==> inputs of v2 <==
// sdram_logger
module sdram_logger (
    input         clk,           
    input         rst_n,         
    input  [23:0] timestamp,     
    input  [79:0] geig_data,     
    input  [79:0] mag_data,      
    input         next_byte,     
    input  [15:0] sdram_dq_in,   
    output [15:0] sdram_dq_out,  
    output        sdram_dq_oe,   
    output [12:0] sdram_a,
    output [1:0]  sdram_ba,
    output        sdram_clk_en,
    output        sdram_cke,
    output        sdram_cs,
    output        sdram_ras,
    output        sdram_cas,
    output        sdram_we,
    output        sdram_dqml,
    output        sdram_dqmu,
    output [7:0]  byte_out       
);
wire        sdram_status;
wire [15:0] data_read;
wire        next_read, next_write, read_cmd;
wire [15:0] mc_data_out;
wire [1:0]  mc_ba_out, mc_cmd_out;
wire [8:0]  mc_col_out;
wire [12:0] mc_row_out;
wire [1:0]  ba_read, ba_write;
wire [8:0]  col_read, col_write;
  ...
export LEC_CHECK = 0
export CAP_MARGIN = 15
export CORE_MARGIN = 2
export CORE_UTILIZATION = 72
export CTS_CLUSTER_DIAMETER = 27
export CTS_CLUSTER_SIZE = 35
export HOLD_SLACK_MARGIN = -0.09
export SETUP_SLACK_MARGIN = 0.31
export SLEW_MARGIN = 20
export TNS_END_PERCENT = 5
create_clock -name core_clock -period 7.29 [get_ports {clk}]
run.sh (not shown) runs the stock make flow with config.mk's settings and CLKGATE_MAP_FILE=.
==> inputs of v24, as changes to v2 <==
Settings changed: CORE_UTILIZATION 72 to 70, CTS_CLUSTER_DIAMETER 27 to 29, CTS_CLUSTER_SIZE 35 to 33, HOLD_SLACK_MARGIN -0.09 to unset, SETUP_SLACK_MARGIN 0.31 to 1.92, TNS_END_PERCENT 5 to unset.
==> flow/constraint.sdc (replaced) <==
create_clock -name core_clock -period 7.25 [get_ports {clk}]
set_input_delay 1.4500 -clock core_clock [delete_from_list [all_inputs] [get_ports {clk}]]
set_output_delay 1.4500 -clock core_clock [all_outputs]
set_load 0.01 [all_outputs]
==> inputs of v26, as changes to v2 <==
Settings changed: CELL_PAD_IN_SITES_DETAIL_PLACEMENT set to 2, CORE_UTILIZATION 72 to 40, CTS_CLUSTER_DIAMETER 27 to unset, CTS_CLUSTER_SIZE 35 to unset, GPL_ROUTABILITY_DRIVEN set to 0, GPL_TIMING_DRIVEN set to 0, HOLD_SLACK_MARGIN -0.09 to unset, SETUP_SLACK_MARGIN 0.31 to 4.07, TNS_END_PERCENT 5 to unset.
==> flow/constraint.sdc (replaced) <==
create_clock -name core_clock -period 14.0 [get_ports {clk}]
set_input_delay 2.8000 -clock core_clock [delete_from_list [all_inputs] [get_ports {clk}]]
set_output_delay 2.8000 -clock core_clock [all_outputs]
set_load 0.01 [all_outputs]
==> inputs of v30, as changes to v2 <==
Settings changed: CAP_MARGIN 15 to 20, CORE_UTILIZATION 72 to 40, CTS_CLUSTER_DIAMETER 27 to unset, CTS_CLUSTER_SIZE 35 to unset, HOLD_SLACK_MARGIN -0.09 to unset, SETUP_SLACK_MARGIN 0.31 to 3.61, TNS_END_PERCENT 5 to unset.
==> flow/constraint.sdc (replaced) <==
create_clock -name core_clock -period 13.1 [get_ports {clk}]
set_input_delay 2.6200 -clock core_clock [delete_from_list [all_inputs] [get_ports {clk}]]
set_output_delay 2.6200 -clock core_clock [all_outputs]
set_load 0.01 [all_outputs]
==> results <==
metric                                                                                              v26             v30                        v2             v24
X dimension of the die                                                                         293.3 um        293.3 um                  219.6 um        222.7 um
Reported net switching power                                                                   1.618 mW        1.263 mW                  3.101 mW               -
Worst reg-to-reg path cell count                                                                      9               9                        34               -
Clock insertion delay at the later pin of the skew report                                       0.74 ns         0.65 ns                   0.74 ns               -
Net switching share of the total power                                                           0.3055          0.2477                    0.2596               -
CTS H-tree depth                                                                                      3               3                         4               4
Post-Route Setup TNS                                                                               0 ns            0 ns                 -1.074 ns               -
Core utilization of the finished layout                                                          0.5084          0.4868                    0.9095               -
DRC                                                                                                   0               0                         0               -
Fraction of standard cell area that is sequential                                                0.4198          0.4384                    0.4225               -
Result of the run                                                                        finished clean  finished clean  finished with violations  did not finish
Stage where the flow stopped                                                                          -               -                         -         5_1_grt
Layout check failures                                                                                 -               -              setup timing               -
Setup Slack @ Placement                                                                       0.4442 ns       0.2478 ns                 -1.305 ns       -1.181 ns
Non-Clock Buffer Count                                                                              543             356                       368               -
Clock transition at the register clock pins on the worst setup and hold paths after CTS         0.05 ns         0.05 ns                   0.03 ns               -
Total vias in the final route                                                                     32795           24798                     30829               -
Flip-flop and latch count                                                                           662             662                       662               -
Data required time at the worst endpoint                                                        7.49 ns         7.00 ns                   4.14 ns               -
WHS Path Cells                                                                                        2               2                         1               -
Crit path max-delay cell type                                                                     or4_4           or4_4                     or4_4               -
Proportion of cell area spent on the clock network                                              0.06347         0.06453                    0.1138               -
Violation tally from detailed-route iteration zero                                                 4124            2546                      6319               -
First drt pass iteration count                                                                        6               5                        11               -
Number of non-clock inverters in the layout                                                         128             128                       128               -
Floorplan core area                                                                         83290 sq um     83290 sq um               46260 sq um     47450 sq um
Number of setup buffers added after CTS                                                              56              41                         3              59

==> job 1265: inputs <==
sdram_logger again, from the RTL that the note above started with.
clock: 14.0 ns
lec_check: 0
abc_area: 1
cap_margin: 5
core_margin: 2
core_utilization: 40
cts_cluster_diameter: 289
cts_cluster_size: 13
max_routing_layer: met4
slew_margin: 20
tns_end_percent: 40
==> job 245 (differences from job 1265) <==
Settings changed: ABC_AREA 1 to default, CAP_MARGIN 5 to 20, CORE_UTILIZATION 40 to 71, CTS_CLUSTER_DIAMETER 289 to default, CTS_CLUSTER_SIZE 13 to 36, MAX_ROUTING_LAYER met4 to default, TNS_END_PERCENT 40 to default.
==> flow/constraint.sdc (replaced) <==
create_clock -name core_clock -period 10.6 [get_ports {clk}]
set_input_delay 2.1200 -clock core_clock [delete_from_list [all_inputs] [get_ports {clk}]]
set_output_delay 2.1200 -clock core_clock [all_outputs]
set_load 0.01 [all_outputs]
==> comparison <==
Between job 1265 and job 245, the lower global-route usage is in job 1265 (gap 18 points). Combinational power: job 1265 is lower than job 245 (about 23%). Against job 1265, the setup slack of job 245 is lower by 1.0 ns. Between job 245 and job 1265, the lower power is in job 1265 (gap about 43%, measured against job 1265). Of job 1265 and job 245, job 1265 has the higher die area (gap about 70%, measured against job 245). Between job 245 and job 1265, the lower clock-buffer cell count is in job 245 (gap 8).

==> inputs of run a <==
Starting RTL as in the previous note.
Design sdram_logger, start of the top module:
module sdram_logger (
    input         clk,           
    input         rst_n,         
    input  [23:0] timestamp,     
    input  [79:0] geig_data,     
    input  [79:0] mag_data,      
    input         next_byte,     
    input  [15:0] sdram_dq_in,   
    output [15:0] sdram_dq_out,  
    output        sdram_dq_oe,   
    output [12:0] sdram_a,
    output [1:0]  sdram_ba,
    output        sdram_clk_en,
    output        sdram_cke,
    output        sdram_cs,
    output        sdram_ras,
    output        sdram_cas,
    output        sdram_we,
    output        sdram_dqml,
    output        sdram_dqmu,
    output [7:0]  byte_out       
);
make LEC_CHECK=0 CAP_MARGIN=15 CORE_MARGIN=2 CORE_UTILIZATION=72 CTS_CLUSTER_DIAMETER=27 CTS_CLUSTER_SIZE=35 HOLD_SLACK_MARGIN=-0.09 SETUP_SLACK_MARGIN=0.38 SLEW_MARGIN=20 TNS_END_PERCENT=100 finish   # period 7.29 ns
==> inputs of run b, as changes to run a <==
Settings changed: CAP_MARGIN 15 to 20, CORE_UTILIZATION 72 to 40, CTS_CLUSTER_DIAMETER 27 to unset, CTS_CLUSTER_SIZE 35 to unset, HOLD_SLACK_MARGIN -0.09 to unset, SETUP_SLACK_MARGIN 0.38 to unset, TNS_END_PERCENT 100 to unset.
==> flow/constraint.sdc (replaced) <==
create_clock -name core_clock -period 11.7 [get_ports {clk}]
set_input_delay 2.3400 -clock core_clock [delete_from_list [all_inputs] [get_ports {clk}]]
set_output_delay 2.3400 -clock core_clock [all_outputs]
set_load 0.01 [all_outputs]
==> CHANGELOG.md <==
### Physical design

* DRT met1 WL at between 40 and 50 mm
* Combinational share of power at approximately 11%
* Dpl hpwl at around 70 mm
* Clock Power at around 0.0025 W
* Nonclk buf count at 310
* Status: timing/DRC/antenna clean
* Worst R2R Setup Slack at roughly 2.5 ns
* Pre-placement core utilization at between 40% and 50%
the above is filed under run b

==> CHANGELOG.md <==
### Physical design

* Status: finished with violations
* Layout Check Fail Reasons: negative setup slack
* Simple-gate portion of the synthesized area at ~11%
* Nonclk buf count at between 300 and 400
* Final setup violation count at 5
* Dpl hpwl at 68.4 mm
* Combinational share of power at approximately a tenth
* Clock Power at slightly below 0.007 W
* Worst R2R Setup Slack at 0.45 ns
* Post-route worst setup slack at -0.128 ns
the above is filed under run a


==> wip/tundra <==
Starting RTL as in the previous note.
==> flow/config.mk <==
export PLATFORM = sky130hd
export DESIGN_NAME = sdram_logger
export DESIGN_NICKNAME = sdram_logger
export VERILOG_FILES = /design/flow/design.v
export SDC_FILE = /design/flow/constraint.sdc
export NUM_CORES = 4
export LEC_CHECK = 0
export CAP_MARGIN = 20
export CORE_MARGIN = 2
export CORE_UTILIZATION = 40
export SLEW_MARGIN = 20
==> flow/constraint.sdc <==
create_clock -name core_clock -period 14.0 [get_ports {clk}]
set_input_delay 2.8000 -clock core_clock [delete_from_list [all_inputs] [get_ports {clk}]]
set_output_delay 2.8000 -clock core_clock [all_outputs]
set_load 0.01 [all_outputs]
==> wip/indigo: changes against wip/tundra <==
Settings changed: CAP_MARGIN 20 to 0, CORE_UTILIZATION 40 to 72, CTS_CLUSTER_SIZE set to 34, HOLD_SLACK_MARGIN set to -0.08, SETUP_SLACK_MARGIN set to 2.04.
==> flow/constraint.sdc (replaced) <==
create_clock -name core_clock -period 7.25 [get_ports {clk}]
set_input_delay 1.4500 -clock core_clock [delete_from_list [all_inputs] [get_ports {clk}]]
set_output_delay 1.4500 -clock core_clock [all_outputs]
set_load 0.01 [all_outputs]
==> changes_impl.md <==
## Flow update

* DP Cell Count at 3,864
* Setup WS pre-CTS at -1.27 ns
* Status: aborted with a tool error
* AO/OA Area Share at 0.152
* Area of the core at 0.0463 mm^2
* Num rows at between 70 and 80
* Mapped Cells at 3,105
* Die Y at 220 um
* Yosys synthesis warning count at 5
* CTS Hold Bufs at 0
* Routability Congestion at 0.939
* Die X at about 220 um
* Main logic family: AND-OR/OR-AND gates
* Last stage: 5_1_grt
* Placed cell area at about 0.038 mm^2
* Post-CTS setup buffers at 57
* Core Util at FP at 0.724
The numbers above come from wip/indigo.

==> changes_impl.md <==
### Implementation results

* DP Cell Count at 4,279
* Routability Congestion at 0.889
* Main logic family: AND-OR/OR-AND gates
* Status: finished clean
* Die Y at between 200 and 300 um
* Num rows at approximately 110
* Yosys synthesis warning count at 5
* AO/OA Area Share at 0.152
* Area of the core at 0.0833 mm^2
* Mapped Cells at 3,105
* Placed cell area at 0.0368 mm^2
* Core Util at FP at 0.402
* CTS Hold Bufs at 0
The numbers above come from wip/tundra.

Power and IR drop assume default switching activity.
